== run 1 ==
// arbiter_puf
module arbiter_puf #(parameter challenge_size = 8, response_width = 24)
					(input logic [challenge_size-1 : 0] challenge,
					input logic clk, reset,
					output logic [response_width-1 : 0] response);
==> flow/config.mk <==
export PLATFORM = sky130hd
export DESIGN_NAME = arbiter_puf
export DESIGN_NICKNAME = arbiter_puf
export VERILOG_FILES = /design/flow/design.v
export SDC_FILE = /design/flow/constraint.sdc
export NUM_CORES = 4
export LEC_CHECK = 0
export CAP_MARGIN = 20
export CORE_MARGIN = 2
export CORE_UTILIZATION = 68
export SLEW_MARGIN = 20
==> flow/constraint.sdc <==
create_clock -name core_clock -period 8.86 [get_ports {clk}]
set_input_delay 1.7720 -clock core_clock [delete_from_list [all_inputs] [get_ports {clk}]]
set_output_delay 1.7720 -clock core_clock [all_outputs]
set_load 0.01 [all_outputs]
run.sh (not shown) runs the stock make flow with config.mk's settings and CLKGATE_MAP_FILE=.
--- input diff run 1..run 2 ---
Settings: TNS_END_PERCENT newly set to 5; SETUP_SLACK_MARGIN newly set to 0.93; CORE_UTILIZATION changed from 68 to 57; the clock period (ns, I/O delays scaled along) changed from 8.86 to 3.76.
## What came out
The routed wire length of run 2 exceeds that of run 1 by about 4%. Die area: run 2 vs run 1 up about 20%. Compared with run 1, run 2 ends up with a larger final cell area. Setup slack: run 2 less than run 1. Cmp run 2 vs run 1: routed length on met1 higher in run 2. Total number of vias of run 2 is on par with run 1.
--- input diff run 2..run 3 ---
Settings: CORE_UTILIZATION now 65, was 57; CAP_MARGIN now 0, was 20; HOLD_SLACK_MARGIN now 0.29, previously not set.
Both conditions hold for run 3: the flow ran to the end and the final layout passed the timing, DRC and antenna checks.
The die of run 3 is smaller than the one used in run 2.
Compared with run 2, run 3 shows a higher starting utilization of the core area.
Sequential share of layout area: run 3 > run 2
Comparing run 3 with run 2, the non-clock buffer contribution to total cell area came out essentially unchanged.
Largest net degree at the start of global routing went down by a few percent going from run 2 to run 3.
Per the comparison of run 3 with run 2, post-synthesis share of cell area spent on full adders, half adders and majority gates flat, register-to-register slack up 0.12 ns.
Sort run 3 and run 2 by cell area after layout desc -> top: run 2
Run 3 against run 2: combinational power moved down, pin slew with the least headroom to its limit moved up, number of nets in the layout level.
## Diff of input files: run 4 against run 3
Settings: HOLD_SLACK_MARGIN removed (was 0.29); TNS_END_PERCENT removed (was 5); CORE_UTILIZATION changed from 65 to 40; SETUP_SLACK_MARGIN removed (was 0.93); CAP_MARGIN changed from 0 to 20; the clock period (ns, I/O delays scaled along) changed from 3.76 to 8.0.
[summary]
- Run 4 finished all stages; the layout is clean.
- Every stage of the flow completed for run 3, and the final layout passed the timing, DRC and antenna checks.
- Worst hold slack was lower in the run labelled run 4.
- Changes observed in run 4 relative to run 3: total wirelength of the detailed-routed design went up 2.7%, area after detailed placement went up about 1%, number of nets in the layout neither gained nor lost much.
- Global-route usage: run 4 < run 3
- Run 3 has a lower wire length on met1 than run 4.

Starting RTL as in the previous note.
clock: 2.15 ns
lec_check: 0
cap_margin: 20
core_margin: 2
core_utilization: 72
cts_cluster_size: 19
place_density_lb_addon: 0.01
setup_slack_margin: 0.62
slew_margin: 20
The baseline produced a clean layout.
Then changed:
- ABC_AREA: default -> 1
- CAP_MARGIN: 20 -> 30
- CTS_CLUSTER_DIAMETER: default -> 227
- CTS_CLUSTER_SIZE: 19 -> 15
- GPL_ROUTABILITY_DRIVEN: default -> 0
- HOLD_SLACK_MARGIN: default -> 0.29
- SETUP_SLACK_MARGIN: 0.62 -> 0.57
- SLEW_MARGIN: 20 -> 40
What happened: Flip-flop count is unchanged; sequential share of layout area came out higher by 1.1 points; maximum frequency came out higher by 1.0%; design area came out lower by 2.2%; final cell count barely changes; critical path depth is unchanged; total power came out lower by 12%; clock-buffer cell count came out lower by 217.
Then changed:
- ABC_AREA: 1 -> default
- CELL_PAD_IN_SITES_DETAIL_PLACEMENT: default -> 0
- CELL_PAD_IN_SITES_GLOBAL_PLACEMENT: default -> 0
- CTS_CLUSTER_DIAMETER: 227 -> default
- CTS_CLUSTER_SIZE: 15 -> 70
- GPL_ROUTABILITY_DRIVEN: 0 -> default
- GPL_TIMING_DRIVEN: default -> 1
- HOLD_SLACK_MARGIN: 0.29 -> default
- MAX_ROUTING_LAYER: default -> met5
- MIN_ROUTING_LAYER: default -> met1
- PLACE_DENSITY_LB_ADDON: 0.01 -> 0.0
- SETUP_SLACK_MARGIN: 0.57 -> 0.55
After rerunning: Worst hold slack gets worse by 0.21 ns; setup slack gets worse by 0.041 ns; wire length goes up slightly; cell area goes up by a few percent; count of clock-buffer cells in the layout increases by 241; final cell count rose slightly; area after synthesis is about the same; combinational power came out lower by about a fifth.
Then changed:
- CAP_MARGIN: 30 -> 0
- CELL_PAD_IN_SITES_DETAIL_PLACEMENT: 0 -> default
- CELL_PAD_IN_SITES_GLOBAL_PLACEMENT: 0 -> default
- CORE_ASPECT_RATIO: default -> 0.71
- CTS_CLUSTER_DIAMETER: default -> 359
- CTS_CLUSTER_SIZE: 70 -> 19
- GPL_TIMING_DRIVEN: 1 -> default
- MAX_ROUTING_LAYER: met5 -> default
- MIN_ROUTING_LAYER: met1 -> default
- SETUP_SLACK_MARGIN: 0.55 -> 0.62
- SLEW_MARGIN: 40 -> 20
What happened:
- The changed run ran to the end with no violations
- final area decreases by a few percent
- hold slack gains 0.022 ns
- die area is about the same
- clock-buffer cell count decreases by 332
Then changed:
- CAP_MARGIN: 0 -> 20
- CORE_ASPECT_RATIO: 0.71 -> default
- CTS_CLUSTER_DIAMETER: 359 -> default
- CTS_CLUSTER_SIZE: 19 -> 57
The changed run went through all stages and came out clean.
Total power rose by 23%.
Area after synthesis stays the same.
Core utilization rose by 2.8 points.

Starting RTL as in the previous note.
==> flow/config.mk <==
export PLATFORM = sky130hd
export DESIGN_NAME = arbiter_puf
export DESIGN_NICKNAME = arbiter_puf
export VERILOG_FILES = /design/flow/design.v
export SDC_FILE = /design/flow/constraint.sdc
export NUM_CORES = 4
export LEC_CHECK = 0
export CAP_MARGIN = 35
export CELL_PAD_IN_SITES_DETAIL_PLACEMENT = 0
export CELL_PAD_IN_SITES_GLOBAL_PLACEMENT = 0
export CORE_MARGIN = 5
export CORE_UTILIZATION = 72
export CTS_CLUSTER_SIZE = 70
export GPL_TIMING_DRIVEN = 1
export MAX_ROUTING_LAYER = met5
export MIN_ROUTING_LAYER = met1
export SETUP_SLACK_MARGIN = 0.67
export SLEW_MARGIN = 20
==> flow/constraint.sdc <==
create_clock -name core_clock -period 2.25 [get_ports {clk}]
set_input_delay 0.4500 -clock core_clock [delete_from_list [all_inputs] [get_ports {clk}]]
set_output_delay 0.4500 -clock core_clock [all_outputs]
set_load 0.01 [all_outputs]
Change:
Settings changed: ABC_AREA set to 0, CORE_MARGIN 5 to 2, CORE_UTILIZATION 72 to 71, CTS_CLUSTER_SIZE 70 to 58, SETUP_SLACK_MARGIN 0.67 to not set.
Clock period 2.25 ns to 5.07 ns, I/O delays scaled along.
The changed run went through all stages and came out clean.
Count of clock-buffer cells in the layout increases by 14.
Via count decreases by 1.0%.
Design area decreases by 0.63%.
Final cell count decreases by 0.39%.
Global-route usage decreases by 0.23 points.
Hold slack gets better by 0.29 ns.

== v7 ==
arbiter_puf again, from the RTL that the note above started with.
clock: 8.0 ns
lec_check: 0
abc_area: 1
cap_margin: 20
cell_pad_in_sites_global_placement: 1
core_margin: 2
core_utilization: 59
cts_cluster_diameter: 30
gpl_routability_driven: 0
slew_margin: 0
tns_end_percent: 30
Input-level comparison between v51 and v7:
- a change of CTS_CLUSTER_DIAMETER from 30 to 27
- an added CTS_CLUSTER_SIZE of 33
- an added CELL_PAD_IN_SITES_DETAIL_PLACEMENT of 1
## What came out
v51 | stages: all done | timing, DRC, antenna: all pass. The post-CTS clock slew at the launch and capture registers of the worst setup and hold paths was comparable across v7 and v51. Per the comparison of v51 with v7, leakage power went up; worst setup slack -0.12 ns; ratio of final minimum period to clock period increased by 1.5 points relative to the old numbers. Diff v7 -> v51: final instance area went up by 4800 um2, reported sequential group power was more or less identical, worst setup slack after placement went down by 0.094 ns, area growth from synthesis to layout went up by 2.5 points. On register-to-register slack, v7 beats v51. The higher met2 track demand over resource came out of v51.
The inputs of v48 differ from those of v51 as listed below.
- changing CTS_CLUSTER_DIAMETER from 27 to 227
- removing CELL_PAD_IN_SITES_DETAIL_PLACEMENT (formerly 1)
- removing GPL_ROUTABILITY_DRIVEN (formerly 0)
- changing SLEW_MARGIN from 0 to 20
- removing CELL_PAD_IN_SITES_GLOBAL_PLACEMENT (formerly 1)
- changing CORE_UTILIZATION from 59 to 72
- removing TNS_END_PERCENT (formerly 30)
- removing CTS_CLUSTER_SIZE (formerly 33)
- changing the clock period (ns, I/O delays scaled along) from 8.0 to 2.15
--- outcome ---
- v51 has a higher largest net degree at the start of global routing than v48.
- Summary — die size, v48 relative to v51: lower, by 59,000 um2.
- Diff v51 -> v48: clock network power increased by 73% relative to the old numbers, number of antenna cells inserted decreased by 1 relative to the old numbers, post-synthesis chip area from yosys closely matched the old numbers.
- For v51, the highest routed metal layer was met4, unlike v48, where it was met5.
- The final reports for v48 and v51 show area of all placed cells without fillers lower in the former.
The inputs of v26 differ from those of v48 as listed below.
- GPL_ROUTABILITY_DRIVEN: unset -> 0
- CTS_CLUSTER_SIZE: unset -> 15
- SLEW_MARGIN: 20 -> 10
- CAP_MARGIN: 20 -> 40
- PLACE_DENSITY_LB_ADDON: unset -> 0.01
- HOLD_SLACK_MARGIN: unset -> 0.29
- SETUP_SLACK_MARGIN: unset -> 0.57
==> results <==
- For the routed wire length, v26 came in 3.0% lower than v48 did.
- Relative to v48, the pin count of the biggest net entering global routing of v26 is lower by about 26%.
- Between v48 and v26, the non-clock buffer count is higher for v26.
- Relative to v48, the part of the power in the clock network of v26 is lower by 7.6 points.
- As far as final setup violation count goes, v48 and v26 are indistinguishable; the numbers are identical.
- Area fraction of clock buffers and clock inverters: v26 vs v48 down 2.3 points
- Lower sequential fraction of total cell area among v48 and v26: v48
What v23 does differently from v26 at the input level:
- a change of CAP_MARGIN from 40 to 20
- a change of SETUP_SLACK_MARGIN from 0.57 to 0.63
- a change of SLEW_MARGIN from 10 to 40
Findings:
v23 gives less register share of total power than v26 did.
Relative to v26, routed wire length increased by about 0.75% in v23.
Diff v23..v26 | maximum clock rate | negligible
For net switching fraction of the power, v26 and v23 come out practically identical.
Total power of v23 is higher than that of v26.
Changes observed in v23 relative to v26: number of cells traversed by the worst register-to-register path climbed 2, sequential share of layout area barely changed, portion of total power attributed to combinational logic climbed 0.4 points.
Here is what was changed in the inputs of v52 compared with v23.
- CTS_CLUSTER_SIZE changed from 15 to 57
- CAP_MARGIN changed from 20 to 5
- ABC_AREA removed (was 1)
- GPL_ROUTABILITY_DRIVEN removed (was 0)
- CTS_CLUSTER_DIAMETER removed (was 227)
- PLACE_DENSITY_LB_ADDON changed from 0.01 to 0.0
- SETUP_SLACK_MARGIN changed from 0.63 to 0.62
- CORE_ASPECT_RATIO newly set to 0.72
==> results <==
The final reports for v52 and v23 show arrival time of data at the critical path endpoint higher in the former.
Per the comparison of v52 with v23, die boundary height down about 15%; cell area after synthesis now sits at about the same level; setup slack after layout closely matched the old numbers; clock buffer and inverter area fraction after layout now larger; total power increased 13 mW.
v52 vs v23, final core utilization went up by 1.6 points.
Area share of buffers outside the clock network: v52 vs v23 down 0.21 points
Combinational fraction of design power: v52 < v23

arbiter_puf again, from the RTL that the note above started with.
Settings: LEC_CHECK=0, ABC_AREA=1, CAP_MARGIN=20, CORE_MARGIN=2, CORE_UTILIZATION=72, SLEW_MARGIN=20; clock period 5.48 ns.
The baseline ran to the end with no violations.
Next try:
Settings changed: ABC_AREA 1 to default, CORE_UTILIZATION 72 to 59, SETUP_SLACK_MARGIN from default to 0.97.
Clock period 5.48 ns to 3.76 ns, I/O delays scaled along.
Wire length is lower by 2.3%. Register-to-register slack got worse by 1.3 ns. Area after synthesis hardly moves. Sequential power rises by 46%. Clock skew barely changes. Global-route usage fell by 4.5 points. Setup slack is worse by 1.4 ns.
Next try:
Settings changed: CORE_UTILIZATION 59 to 72, PLACE_DENSITY from default to 0.39, SETUP_SLACK_MARGIN 0.97 to default.
Clock period 3.76 ns to 2.97 ns, I/O delays scaled along.
What happened: Final cell count decreases by a few percent. Setup slack gets worse by 0.73 ns. Via count increases slightly. Synthesized cell count stays the same.
Next try:
Settings changed: CORE_UTILIZATION 72 to 65, PLACE_DENSITY 0.39 to default, SETUP_SLACK_MARGIN from default to 0.74.
Clock period 2.97 ns to 4.4 ns, I/O delays scaled along.
Outcome: The new run went through all stages and came out clean; worst hold slack gets better by 0.35 ns; clock-buffer cell count falls by 11; critical path depth is unchanged; clock skew came out lower by 0.0093 ns; first-iteration DRC count went down by 5.3%; total power goes down by 32%; sequential cell count does not change; setup slack improves by 1.3 ns; via count shrinks by 1.3%; die size goes up by 11%; area after synthesis is unchanged.

== P ==
Starting RTL as in the previous note.
==> flow/config.mk <==
export PLATFORM = sky130hd
export DESIGN_NAME = arbiter_puf
export DESIGN_NICKNAME = arbiter_puf
export VERILOG_FILES = /design/flow/design.v
export SDC_FILE = /design/flow/constraint.sdc
export NUM_CORES = 4
export LEC_CHECK = 0
export CAP_MARGIN = 20
export CORE_MARGIN = 2
export CORE_UTILIZATION = 58
export HOLD_SLACK_MARGIN = -0.1
export SETUP_SLACK_MARGIN = 0.97
export SLEW_MARGIN = 20
==> flow/constraint.sdc <==
create_clock -name core_clock -period 3.76 [get_ports {clk}]
set_input_delay 0.7520 -clock core_clock [delete_from_list [all_inputs] [get_ports {clk}]]
set_output_delay 0.7520 -clock core_clock [all_outputs]
set_load 0.01 [all_outputs]
P did not stop at any stage, and its layout met the timing, DRC and antenna checks.
Edits applied to the flow inputs when going from P to Q:
# P
export LEC_CHECK = 0
export CAP_MARGIN = 20
export CORE_MARGIN = 2
export CORE_UTILIZATION = 58
export HOLD_SLACK_MARGIN = -0.1
export SETUP_SLACK_MARGIN = 0.97
export SLEW_MARGIN = 20
create_clock -name core_clock -period 3.76 [get_ports {clk}]
# Q
export LEC_CHECK = 0
export CAP_MARGIN = 20
export CORE_MARGIN = 2
export CORE_UTILIZATION = 65
export CTS_CLUSTER_DIAMETER = 384
export HOLD_SLACK_MARGIN = 0.29
export SETUP_SLACK_MARGIN = 0.93
export SLEW_MARGIN = 20
export TNS_END_PERCENT = 5
create_clock -name core_clock -period 3.76 [get_ports {clk}]
Notes after the runs:
- Q finished all stages; the layout is clean.
- Sequential share of layout area in Q vs P: up 0.16 points
- For final-layout clock buffer total, dividing the value from P by the value from Q gives 1.05.
- On internal power consumption, Q and P are neck and neck.
- Non-clock buffer contribution to total cell area: Q vs P — no meaningful difference
- Comparing the two runs side by side, Q comes out ahead of P on die footprint.
### Q -> R
# Q
export LEC_CHECK = 0
export CAP_MARGIN = 20
export CORE_MARGIN = 2
export CORE_UTILIZATION = 65
export CTS_CLUSTER_DIAMETER = 384
export HOLD_SLACK_MARGIN = 0.29
export SETUP_SLACK_MARGIN = 0.93
export SLEW_MARGIN = 20
export TNS_END_PERCENT = 5
create_clock -name core_clock -period 3.76 [get_ports {clk}]
# R
export LEC_CHECK = 0
export CAP_MARGIN = 20
export CORE_MARGIN = 2
export CORE_UTILIZATION = 29
export SLEW_MARGIN = 20
create_clock -name core_clock -period 3.86 [get_ports {clk}]
### Flow results
Between Q and R, the flow reports via count of the first global-routing pass decreasing by a few percent. Taking Q as the reference, in R routed length on met2 moved down; overall power of the completed layout moved down; initial antenna violation count moved up; total instance count after detailed placement moved up. Looking at worst min-delay path category, the register to register result is from Q; the primary input to register one comes from R. Power in the clock group ends up lower on Q. First-iteration DRC count is lower on R.
Input changes introduced in S (baseline for comparison: R):
# R
export LEC_CHECK = 0
export CAP_MARGIN = 20
export CORE_MARGIN = 2
export CORE_UTILIZATION = 29
export SLEW_MARGIN = 20
create_clock -name core_clock -period 3.86 [get_ports {clk}]
# S
export LEC_CHECK = 0
export CAP_MARGIN = 20
export CORE_MARGIN = 2
export CORE_UTILIZATION = 40
export SETUP_SLACK_MARGIN = 1.11
export SLEW_MARGIN = 20
create_clock -name core_clock -period 3.86 [get_ports {clk}]
==> comparison <==
Min fill cell total of the finished layout across R and S: S. On non-filler instance count after layout: S sits below R. Total power: S above R. When the final numbers for R and S were put side by side, the area added between synthesis and finish turned out to be greater in R. Worst setup slack after layout: S better than R. On worst slack on hold paths, R and S are neck and neck. | number of nets at the end of the flow | R vs S | ≈ equal |. R -> S: die area decreased by more than a quarter. Where total leakage power is concerned, R is better than S.
Changes in T relative to S:
# S
export LEC_CHECK = 0
export CAP_MARGIN = 20
export CORE_MARGIN = 2
export CORE_UTILIZATION = 40
export SETUP_SLACK_MARGIN = 1.11
export SLEW_MARGIN = 20
create_clock -name core_clock -period 3.86 [get_ports {clk}]
# T
export LEC_CHECK = 0
export CAP_MARGIN = 20
export CORE_MARGIN = 2
export CORE_UTILIZATION = 40
export SLEW_MARGIN = 20
create_clock -name core_clock -period 3.86 [get_ports {clk}]
### Flow results
- Looking at T and S, the area added between synthesis and finish is a wash.
- [compare] base=S new=T: headroom to the max-slew limit now sits at about the same level; per-cell via count in the routed design now sits at about the same level.
- Any difference in pin slew with the least headroom to its limit between S and T is small enough to ignore.
- Diff S -> T: core utilization about even, worst setup margin fell 540 ps, number of flip-flops and latches about even, wire length of the first global-routing pass about even.
Power is estimated from default activity; no workload was simulated.
